==> branch juniper: inputs <==
// ted
module ted
(
	input         clk,				 
	input         reset,
	input  [15:0] addr_in,
	output [15:0] addr_out,
	input   [7:0] data_in,
	output  [7:0] data_out,
	input         rw,
	output        cpuclk,			 
	output  [6:0] color,				 
	output        csync,
	output reg    hsync,
	output reg    vsync,
	output reg    hblank,
	output reg    vblank_out,
	input         wide,
	output        ce_pix,
	output        irq,
	output        ba,
	output reg    cs_io,
	output reg    cs_ram,
	output reg    cs0,
	output reg    cs1,
	output reg    aec,
	output  [4:0] snd,
	output        pal,
	input   [7:0] k,
	input   [1:0] tvmode,
	output        cpuenable			 
);
make LEC_CHECK=0 ABC_AREA=0 CAP_MARGIN=20 CELL_PAD_IN_SITES_GLOBAL_PLACEMENT=0 CORE_MARGIN=2 CORE_UTILIZATION=40 CTS_CLUSTER_DIAMETER=332 GPL_ROUTABILITY_DRIVEN=0 GPL_TIMING_DRIVEN=0 HOLD_SLACK_MARGIN=-0.05 MAX_ROUTING_LAYER=met4 MIN_ROUTING_LAYER=met2 SETUP_SLACK_MARGIN=1.83 SLEW_MARGIN=35 finish   # period 10.0 ns
run.sh (not shown) runs the stock make flow with config.mk's settings and CLKGATE_MAP_FILE=.
==> branch umber: changes against branch juniper <==
==> flow/config.mk (replaced) <==
export PLATFORM = sky130hd
export DESIGN_NAME = ted
export DESIGN_NICKNAME = ted
export VERILOG_FILES = /design/flow/design.v
export SDC_FILE = /design/flow/constraint.sdc
export NUM_CORES = 4
export LEC_CHECK = 0
export ABC_AREA = 0
export CAP_MARGIN = 35
export CORE_ASPECT_RATIO = 1.5
export CORE_MARGIN = 3
export CORE_UTILIZATION = 65
export CTS_CLUSTER_SIZE = 73
export HOLD_SLACK_MARGIN = 0.22
export MAX_ROUTING_LAYER = met4
export SLEW_MARGIN = 35
export TNS_END_PERCENT = 35
==> branch zinc: changes against branch juniper <==
==> flow/config.mk (replaced) <==
export PLATFORM = sky130hd
export DESIGN_NAME = ted
export DESIGN_NICKNAME = ted
export VERILOG_FILES = /design/flow/design.v
export SDC_FILE = /design/flow/constraint.sdc
export NUM_CORES = 4
export LEC_CHECK = 0
export CAP_MARGIN = 20
export CORE_MARGIN = 2
export CORE_UTILIZATION = 72
export SETUP_SLACK_MARGIN = 0.85
export SLEW_MARGIN = 20
==> flow/constraint.sdc (replaced) <==
create_clock -name core_clock -period 3.39 [get_ports {clk}]
set_input_delay 0.6780 -clock core_clock [delete_from_list [all_inputs] [get_ports {clk}]]
set_output_delay 0.6780 -clock core_clock [all_outputs]
set_load 0.01 [all_outputs]
==> branch fjord: changes against branch juniper <==
==> flow/config.mk (replaced) <==
export PLATFORM = sky130hd
export DESIGN_NAME = ted
export DESIGN_NICKNAME = ted
export VERILOG_FILES = /design/flow/design.v
export SDC_FILE = /design/flow/constraint.sdc
export NUM_CORES = 4
export LEC_CHECK = 0
export CAP_MARGIN = 20
export CORE_MARGIN = 2
export CORE_UTILIZATION = 59
export SLEW_MARGIN = 20
==> flow/constraint.sdc (replaced) <==
create_clock -name core_clock -period 4.54 [get_ports {clk}]
set_input_delay 0.9080 -clock core_clock [delete_from_list [all_inputs] [get_ports {clk}]]
set_output_delay 0.9080 -clock core_clock [all_outputs]
set_load 0.01 [all_outputs]
==> results <==
Result of the run: branch zinc timing/DRC/antenna clean; branch fjord timing/DRC/antenna clean; branch juniper stopped before the end; branch umber timing/DRC/antenna clean
Failing step: branch zinc -; branch fjord -; branch juniper global routing; branch umber -
Utilization after layout: branch zinc 83.58%; branch fjord 66.13%; branch juniper -; branch umber 72.22%
Power Clock: branch zinc 0.0137 W; branch fjord 0.0101 W; branch juniper -; branch umber 0.00421 W
Core Rows: branch zinc 98; branch fjord 108; branch juniper 131; branch umber 125
Post-Layout Inst Area: branch zinc 59440 um2; branch fjord 57280 um2; branch juniper -; branch umber 56250 um2
Type of the worst setup path: branch zinc register to output pin; branch fjord register to output pin; branch juniper -; branch umber input port to output pin
DRC violation count after routing: branch zinc 0; branch fjord 0; branch juniper -; branch umber 0
Vertical extent of the die: branch zinc 271.3 um; branch fjord 299.3 um; branch juniper 362.6 um; branch umber 350.6 um
Worst-case hold path end point: branch zinc attr_buf[29][1]; branch fjord Cnt2Irq; branch juniper -; branch umber Cnt1Irq
Comb. cell area: branch zinc 26060 um2; branch fjord 25490 um2; branch juniper -; branch umber 25550 um2
Number of buffers created by CTS: branch zinc 111; branch fjord 118; branch juniper 131; branch umber 106
Relative contribution of combinational cells to total power: branch zinc 3.0%; branch fjord 2.8%; branch juniper -; branch umber 2.8%
Final-layout clock-cell area share: branch zinc 6.887%; branch fjord 7.139%; branch juniper -; branch umber 6.401%
Net switching fraction of the power: branch zinc 22.35%; branch fjord 21.95%; branch juniper -; branch umber 22.27%
Reg-to-reg setup timing slack: branch zinc 700 ps; branch fjord 730 ps; branch juniper -; branch umber 5730 ps
Critical path launch point: branch zinc noisegen[0]; branch fjord ch2en; branch juniper -; branch umber tvmode[0]
Post-detailed-placement half-perimeter wirelength: branch zinc 106.9 mm; branch fjord 104.0 mm; branch juniper 136.8 mm; branch umber 111.2 mm
Highest-power group: branch zinc sequential cells; branch fjord sequential cells; branch juniper -; branch umber sequential cells
Worst clock skew on the final layout: branch zinc 56.94 ps; branch fjord 60.35 ps; branch juniper -; branch umber 30.71 ps

---

==> inputs of pepper <==
ted again, from the RTL that the note above started with.
Design ted, start of the top module:
module ted
(
	input         clk,				 
	input         reset,
	input  [15:0] addr_in,
	output [15:0] addr_out,
	input   [7:0] data_in,
	output  [7:0] data_out,
	input         rw,
	output        cpuclk,			 
	output  [6:0] color,				 
	output        csync,
	output reg    hsync,
	output reg    vsync,
	output reg    hblank,
	output reg    vblank_out,
	input         wide,
	output        ce_pix,
	output        irq,
	output        ba,
	output reg    cs_io,
	output reg    cs_ram,
	output reg    cs0,
	output reg    cs1,
	output reg    aec,
	output  [4:0] snd,
	output        pal,
	input   [7:0] k,
	input   [1:0] tvmode,
	output        cpuenable			 
);
parameter TIMER1LO=6'h00;
parameter TIMER1HI=6'h01;
parameter TIMER2LO=6'h02;
parameter TIMER2HI=6'h03;
parameter TIMER3LO=6'h04;
parameter TIMER3HI=6'h05;
parameter CONTROL1=6'h06;
parameter CONTROL2=6'h07;
parameter KEYLATCH=6'h08;
parameter IRQ		=6'h09;
parameter IRQEN	=6'h0A;
parameter RASTER	=6'h0B;
parameter CURPOSHI=6'h0C;
  ...
Settings: LEC_CHECK=0, ABC_AREA=1, CAP_MARGIN=20, CORE_ASPECT_RATIO=1.5, CORE_MARGIN=2, CORE_UTILIZATION=40, CTS_CLUSTER_SIZE=73, SLEW_MARGIN=20; clock period 10.0 ns.
==> inputs of quartz, as changes to pepper <==
--- a/flow/config.mk
+++ b/flow/config.mk
@@ -7,8 +7,5 @@
 export LEC_CHECK = 0
-export ABC_AREA = 1
 export CAP_MARGIN = 20
-export CORE_ASPECT_RATIO = 1.5
 export CORE_MARGIN = 2
 export CORE_UTILIZATION = 40
-export CTS_CLUSTER_SIZE = 73
 export SLEW_MARGIN = 20
==> flow/constraint.sdc (replaced) <==
create_clock -name core_clock -period 5.95 [get_ports {clk}]
set_input_delay 1.1900 -clock core_clock [delete_from_list [all_inputs] [get_ports {clk}]]
set_output_delay 1.1900 -clock core_clock [all_outputs]
set_load 0.01 [all_outputs]
==> inputs of nickel, as changes to pepper <==
--- a/flow/config.mk
+++ b/flow/config.mk
@@ -7,8 +7,8 @@
 export LEC_CHECK = 0
-export ABC_AREA = 1
 export CAP_MARGIN = 20
-export CORE_ASPECT_RATIO = 1.5
 export CORE_MARGIN = 2
-export CORE_UTILIZATION = 40
-export CTS_CLUSTER_SIZE = 73
+export CORE_UTILIZATION = 72
+export CTS_CLUSTER_DIAMETER = 354
+export CTS_CLUSTER_SIZE = 22
+export PLACE_DENSITY_LB_ADDON = 0.0
 export SLEW_MARGIN = 20
==> flow/constraint.sdc (replaced) <==
create_clock -name core_clock -period 6.13 [get_ports {clk}]
set_input_delay 1.2260 -clock core_clock [delete_from_list [all_inputs] [get_ports {clk}]]
set_output_delay 1.2260 -clock core_clock [all_outputs]
set_load 0.01 [all_outputs]
==> results <==
| quantity | nickel | pepper | quartz |
|---|---|---|---|
| Outcome | timing/DRC/antenna clean | timing/DRC/antenna clean | timing/DRC/antenna clean |
| Met3 layer wire length in the routed design | 14800 um | 11100 um | 13800 um |
| Die Wd | 271 um | 296 um | 363 um |
| Fin area | 54000 um^2 | 57300 um^2 | 58200 um^2 |
| Wire length of the first global-routing pass | 235000 um | 272000 um | 255000 um |
| Power of the clock network | 0.00428 W | 0.00458 W | 0.00884 W |
| Number of cells on the worst reg-to-reg path | 8 | 12 | 9 |
| GR Layer Usage met1 | 51.6% | 30.9% | 36.7% |
| Largest fanout of any net on the critical path | 4 | 19 | 4 |
| Wire length the detailed router placed on met1 | 59100 um | 70100 um | 78500 um |
| Via count of the first global-routing pass | 42500 | 44700 | 41800 |
| Global-route track usage on met3 | 7.98% | 4.81% | 4.51% |
| Drt total wl | 152000 um | 181000 um | 166000 um |
| Fraction of power spent switching nets | 22.7% | 23.0% | 22.3% |
| Pin count of the biggest net entering global routing | 270 | 263 | 238 |

---

==> 11-04: inputs <==
ted again, from the RTL that the note above started with.
Settings: LEC_CHECK=0, ABC_AREA=0, CAP_MARGIN=15, CORE_ASPECT_RATIO=1.5, CORE_MARGIN=3, CORE_UTILIZATION=39, CTS_CLUSTER_SIZE=14, GPL_ROUTABILITY_DRIVEN=0, HOLD_SLACK_MARGIN=0.22, MAX_ROUTING_LAYER=met4, SLEW_MARGIN=35, TNS_END_PERCENT=25; clock period 10.0 ns.
==> inputs of 04-18, as changes to 11-04 <==
- ABC_AREA: 0 -> not set
- CAP_MARGIN: 15 -> 20
- CORE_ASPECT_RATIO: 1.5 -> not set
- CORE_MARGIN: 3 -> 2
- CORE_UTILIZATION: 39 -> 70
- CTS_CLUSTER_SIZE: 14 -> 43
- GPL_ROUTABILITY_DRIVEN: 0 -> not set
- HOLD_SLACK_MARGIN: 0.22 -> not set
- MAX_ROUTING_LAYER: met4 -> not set
- SETUP_SLACK_MARGIN: not set -> 0.87
- SLEW_MARGIN: 35 -> 20
- TNS_END_PERCENT: 25 -> not set
==> flow/constraint.sdc (replaced) <==
create_clock -name core_clock -period 3.49 [get_ports {clk}]
set_input_delay 0.6980 -clock core_clock [delete_from_list [all_inputs] [get_ports {clk}]]
set_output_delay 0.6980 -clock core_clock [all_outputs]
set_load 0.01 [all_outputs]
==> inputs of 09-16, as changes to 11-04 <==
- ABC_AREA: 0 -> not set
- CAP_MARGIN: 15 -> 20
- CORE_ASPECT_RATIO: 1.5 -> not set
- CORE_MARGIN: 3 -> 2
- CORE_UTILIZATION: 39 -> 14
- CTS_CLUSTER_SIZE: 14 -> not set
- GPL_ROUTABILITY_DRIVEN: 0 -> not set
- HOLD_SLACK_MARGIN: 0.22 -> not set
- MAX_ROUTING_LAYER: met4 -> not set
- SLEW_MARGIN: 35 -> 20
- TNS_END_PERCENT: 25 -> not set
==> flow/constraint.sdc (replaced) <==
create_clock -name core_clock -period 15.0 [get_ports {clk}]
set_input_delay 3.0000 -clock core_clock [delete_from_list [all_inputs] [get_ports {clk}]]
set_output_delay 3.0000 -clock core_clock [all_outputs]
set_load 0.01 [all_outputs]
==> results <==
11-04 finished with timing, DRC and antenna clean. 09-16 completed with no timing, DRC or antenna violations. 04-18 produced a clean layout.
Utilization: 09-16 is lower than 04-18 (64 points).
Against 11-04, the non-clock buffer count of 04-18 is higher by 199.
Routed wire length: 09-16 is larger than 11-04 (about 2.6%).
Die size, highest first: 09-16, 11-04, 04-18.
Register-to-register slack, highest first: 09-16, 11-04, 04-18.
Against 11-04, the setup slack of 09-16 is better by 3.5 ns.

---

==> 09-25: inputs <==
Starting RTL as in the previous note.
Design ted, start of the top module:
module ted
(
	input         clk,				 
	input         reset,
	input  [15:0] addr_in,
	output [15:0] addr_out,
	input   [7:0] data_in,
	output  [7:0] data_out,
	input         rw,
	output        cpuclk,			 
	output  [6:0] color,				 
	output        csync,
	output reg    hsync,
	output reg    vsync,
	output reg    hblank,
	output reg    vblank_out,
	input         wide,
	output        ce_pix,
	output        irq,
	output        ba,
	output reg    cs_io,
	output reg    cs_ram,
	output reg    cs0,
	output reg    cs1,
	output reg    aec,
	output  [4:0] snd,
	output        pal,
	input   [7:0] k,
	input   [1:0] tvmode,
	output        cpuenable			 
);
clock: 10.0 ns
lec_check: 0
abc_area: 1
cap_margin: 20
cell_pad_in_sites_global_placement: 2
core_margin: 2
core_utilization: 40
cts_cluster_diameter: 332
gpl_routability_driven: 0
gpl_timing_driven: 0
hold_slack_margin: -0.05
setup_slack_margin: 1.83
slew_margin: 35
==> inputs of 06-17, as changes to 09-25 <==
- ABC_AREA: 1 -> unset
- CELL_PAD_IN_SITES_GLOBAL_PLACEMENT: 2 -> unset
- CORE_UTILIZATION: 40 -> 72
- CTS_CLUSTER_DIAMETER: 332 -> unset
- GPL_ROUTABILITY_DRIVEN: 0 -> unset
- GPL_TIMING_DRIVEN: 0 -> unset
- HOLD_SLACK_MARGIN: -0.05 -> unset
- PLACE_DENSITY_LB_ADDON: unset -> 0.0
- SETUP_SLACK_MARGIN: 1.83 -> unset
- SLEW_MARGIN: 35 -> 20
==> flow/constraint.sdc (replaced) <==
create_clock -name core_clock -period 6.13 [get_ports {clk}]
set_input_delay 1.2260 -clock core_clock [delete_from_list [all_inputs] [get_ports {clk}]]
set_output_delay 1.2260 -clock core_clock [all_outputs]
set_load 0.01 [all_outputs]
==> inputs of 03-08, as changes to 09-25 <==
- ABC_AREA: 1 -> unset
- CELL_PAD_IN_SITES_GLOBAL_PLACEMENT: 2 -> unset
- CORE_UTILIZATION: 40 -> 59
- CTS_CLUSTER_DIAMETER: 332 -> unset
- GPL_ROUTABILITY_DRIVEN: 0 -> unset
- GPL_TIMING_DRIVEN: 0 -> unset
- HOLD_SLACK_MARGIN: -0.05 -> unset
- SETUP_SLACK_MARGIN: 1.83 -> unset
- SLEW_MARGIN: 35 -> 20
==> flow/constraint.sdc (replaced) <==
create_clock -name core_clock -period 5.27 [get_ports {clk}]
set_input_delay 1.0540 -clock core_clock [delete_from_list [all_inputs] [get_ports {clk}]]
set_output_delay 1.0540 -clock core_clock [all_outputs]
set_load 0.01 [all_outputs]
==> inputs of 05-27, as changes to 09-25 <==
- ABC_AREA: 1 -> unset
- CELL_PAD_IN_SITES_GLOBAL_PLACEMENT: 2 -> unset
- CTS_CLUSTER_DIAMETER: 332 -> unset
- GPL_ROUTABILITY_DRIVEN: 0 -> unset
- GPL_TIMING_DRIVEN: 0 -> unset
- HOLD_SLACK_MARGIN: -0.05 -> unset
- SETUP_SLACK_MARGIN: 1.83 -> unset
- SLEW_MARGIN: 35 -> 20
==> flow/constraint.sdc (replaced) <==
create_clock -name core_clock -period 3.5 [get_ports {clk}]
set_input_delay 0.7000 -clock core_clock [delete_from_list [all_inputs] [get_ports {clk}]]
set_output_delay 0.7000 -clock core_clock [all_outputs]
set_load 0.01 [all_outputs]
==> summary of the runs <==
- Synthesized area is the same in 05-27 and 06-17.
- Wire length: 05-27 is smaller than 09-25 (14%).
- First-iteration DRC count: 03-08 < 09-25 < 05-27 < 06-17.
- Worst setup slack: 09-25 > 06-17 > 03-08 > 05-27.
- The lowest sequential power belongs to 09-25, the highest to 05-27.
- The highest clock-buffer cell count belongs to 09-25, the lowest to 06-17.
==> figures <==
| metric | 05-27 | 03-08 | 06-17 | 09-25 |
|---|---|---|---|---|
| Met3 routed wirelength | 13.8 mm | 12.6 mm | 16.7 mm | 12.8 mm |
| Internal power | 22.1 mW | 14.2 mW | 12.1 mW | 7.87 mW |
| Number of library cell types mapped by synthesis | 97 | 97 | 97 | 66 |
| Tot GR Track Use | 0.255 | 0.338 | 0.422 | 0.299 |
| Outcome | timing/DRC/antenna clean | timing/DRC/antenna clean | timing/DRC/antenna clean | timing/DRC/antenna clean |
| Number of buffers added on ports | 89 | 89 | 89 | 88 |
| Clock latency on the worst-skew pair | 780 ps | 730 ps | 730 ps | 780 ps |
| Max power group | clock | sequential cells | sequential cells | clock |
| CP Launch Type | register | register | register | primary input |
| Number of antenna violations at the first check in global routing | 10 | 2 | 4 | 6 |
| Share of total power in the clock network | 0.495 | 0.479 | 0.474 | 0.501 |
| Cells in synth_stat.txt | 6,580 | 6,580 | 6,580 | 7,150 |
| Final core area utilization | 0.467 | 0.659 | 0.792 | 0.463 |
| Routing usage on met3 | 0.0478 | 0.0611 | 0.0964 | 0.0419 |
Power is estimated from default activity; no workload was simulated.
